Setup of run A:
==> flow/design.v <==
`timescale 1ns/1ps
module ram_single_port(
    input clk,
    input write_en,
    input reset,
    input [6:0] addr,
    input [7:0] data_in,
    output reg [7:0] data_out    
);
integer i;
reg [7:0] memory [63:0];
reg [7:0] temp;
reg [7:0] op_buff;
always@(posedge clk) 
begin
    if (reset == 1'b1)
    begin
        for (i=0;i<64;i=i+1) 
            memory[i] <= 8'h00;
        temp<=8'h00;
    end
    else
    begin
        if (write_en == 1)
        begin
            temp <= data_in;
            memory[addr[5:0]] <= data_in;
        end
        else
        begin
            temp <= memory[addr[5:0]];
            data_out <= memory[addr[5:0]];
        end
    end  
end
endmodule
export LEC_CHECK = 0
export CAP_MARGIN = 35
export CORE_ASPECT_RATIO = 0.59
export CORE_MARGIN = 2
export CORE_UTILIZATION = 48
export GPL_TIMING_DRIVEN = 0
export PLACE_DENSITY_LB_ADDON = 0.08
export SETUP_SLACK_MARGIN = 0.2
export SLEW_MARGIN = 20
export TNS_END_PERCENT = 50
create_clock -name core_clock -period 3.19 [get_ports {clk}]
run.sh (not shown) runs the stock make flow with config.mk's settings and CLKGATE_MAP_FILE=.
Ran to the end and failed final checks on setup timing: run A.
Relative to run A, the following input files were edited for run B:
- TNS_END_PERCENT removed (was 50)
- CORE_ASPECT_RATIO removed (was 0.59)
- PLACE_DENSITY_LB_ADDON removed (was 0.08)
- CTS_CLUSTER_DIAMETER newly set to 232
- GPL_TIMING_DRIVEN removed (was 0)
- PLACE_DENSITY newly set to 0.4
- SETUP_SLACK_MARGIN removed (was 0.2)
- CORE_UTILIZATION changed from 48 to 72
- CAP_MARGIN changed from 35 to 15
- the clock period (ns, I/O delays scaled along) changed from 3.19 to 2.09
==> results <==
Not one of run A and run B finished clean. Ran to the end and failed final checks on setup timing: run B. In the tables for run A and run B, total power reads lower with run A. Run A leaves more setup margin than run B. On run B: setup-violating endpoint count in the final report is 2 higher than what run A gave. Summary of run B over run A: antenna cell count now sits lower, detailed-routing iteration count for the pre-antenna-repair pass now sits higher.
#### Input delta (run C over run B)
- PLACE_DENSITY now 0.38, was 0.4
- CTS_CLUSTER_SIZE now 35, previously not set
- CTS_CLUSTER_DIAMETER now 27, was 232
- SETUP_SLACK_MARGIN now 0.61, previously not set
- the clock period (ns, I/O delays scaled along) now 2.07, was 2.09
Notes after the runs:
Run C failed in global routing with GRT-0232. Summary of run C over run B: synthesized cell count roughly the same; yosys synthesis chip area flat. Looking at post-CTS setup-driven buffer insertion count, run C sits above run B. Number of placed instances, taps included in run C vs run B: up 1.3%. Comparing count of H-tree levels built during CTS for run C and run B, the smaller number came from run B. From run B to run C the numbers moved as follows: number of gates resized after cts increased about 500%, post-placement cell area increased about 3.2%, last weighted congestion value of the routability-driven placer decreased about 1.7%, synthesized area essentially unchanged, mux contribution to synthesized area essentially unchanged.
For run D, these inputs were changed with respect to run C:
- removing SETUP_SLACK_MARGIN (formerly 0.61)
- removing CTS_CLUSTER_SIZE (formerly 35)
- setting GPL_TIMING_DRIVEN to 1 for the first time
- changing CORE_UTILIZATION from 72 to 68
- removing CTS_CLUSTER_DIAMETER (formerly 27)
- changing CAP_MARGIN from 15 to 20
- setting ABC_AREA to 1 for the first time
- removing PLACE_DENSITY (formerly 0.38)
- setting TNS_END_PERCENT to 45 for the first time
- changing the clock period (ns, I/O delays scaled along) from 2.07 to 2.64
### Flow results
For die area, dividing the value from run C by the value from run D gives 0.934. Run D against run C: number of buffers inserted to repair setup after CTS fell by 13; chip area in the Yosys report rose by about 1.2%. Run D went all the way through the flow, and no timing, DRC or antenna check failed.

---

Setup of cedar:
// ram_single_port: RTL as listed in full above, without the edits since
clock: 3.94 ns
lec_check: 0
cap_margin: 35
core_margin: 2
core_utilization: 72
cts_cluster_diameter: 382
cts_cluster_size: 18
place_density_lb_addon: 0.0
setup_slack_margin: -0.28
slew_margin: 20
### cedar -> violet
- swapping 72 for 70 in CORE_UTILIZATION
- clearing CTS_CLUSTER_SIZE, which used to be 18
- swapping -0.28 for 0.79 in SETUP_SLACK_MARGIN
- clearing CTS_CLUSTER_DIAMETER, which used to be 382
- swapping 35 for 20 in CAP_MARGIN
- swapping 3.94 for 2.71 in the clock period (ns, I/O delays scaled along)
[summary]
Taking cedar as the reference, in violet worst clock skew shows a reduction of 0.0038 ns, non-clock buffer share of cell area rose by 4.4 points, initial antenna violation count moved up, final total power saw an increase. Diff cedar -> violet: area of the multi-input gates went up about 15%; total wire length went up; clock network fraction of total power rose 6.1 points. cedar leaves more setup margin than violet. Buffering stage count on the worst path with inverters included (lower): cedar. violet vs cedar — final cell count without fillers rose 200. Proportion of power drawn by flip-flops and latches: violet lower than cedar.
The following lists how pepper was set up differently from violet:
- a deleted PLACE_DENSITY_LB_ADDON that had been 0.0
- a change of CORE_UTILIZATION from 70 to 45
- a deleted SETUP_SLACK_MARGIN that had been 0.79
- a change of the clock period (ns, I/O delays scaled along) from 2.71 to 3.6
## What came out
- Routed wire in pepper totals less than in violet.
- In the floorplan summary, pepper is listed with a die area greater than that of violet.
- Compared with violet, pepper shows sum of routed wire segments on met1 higher by about 20%.
- From violet to pepper the numbers moved as follows: global routing met2 resource utilization moved down; maximum fanout count along the critical path saw an increase; initial antenna violation count lost 1; number of global-route vias before repair now sits lower.
- Utilization after layout: pepper vs violet down 34 points
What amber does differently from pepper at the input level:
- ABC_AREA newly set to 1
- CTS_CLUSTER_SIZE newly set to 98
- CORE_UTILIZATION changed from 45 to 69
- the clock period (ns, I/O delays scaled along) changed from 3.6 to 6.68
## What came out
Having completed the whole flow, pepper delivered a layout that passed the timing, DRC and antenna checks. amber finished every stage and its layout cleared the timing, DRC and antenna checks. Average detailed-routed wire length per instance: amber < pepper. amber gives more data arrival time of the critical path than pepper did. amber vs. pepper: routed length on met1 went down by 24%. amber gives less HPWL reported at the end of detailed placement than pepper did. Sort pepper and amber by met3 routed wirelength desc -> top: amber. Summary — sequential share of layout area, amber relative to pepper: higher, by 2.0 points. Post-synthesis cell type count was higher in the run labelled pepper. Capturing instance or port of the critical path = memory[15][2]: amber; capturing instance or port of the critical path = data_out[1]: pepper. Between pepper and amber, the flow reports met2 wire length decreasing by a few percent. amber packs its core more tightly than pepper. Sum of internal, switching and leakage power in amber is about 46% below pepper.
Power and IR drop assume default switching activity.
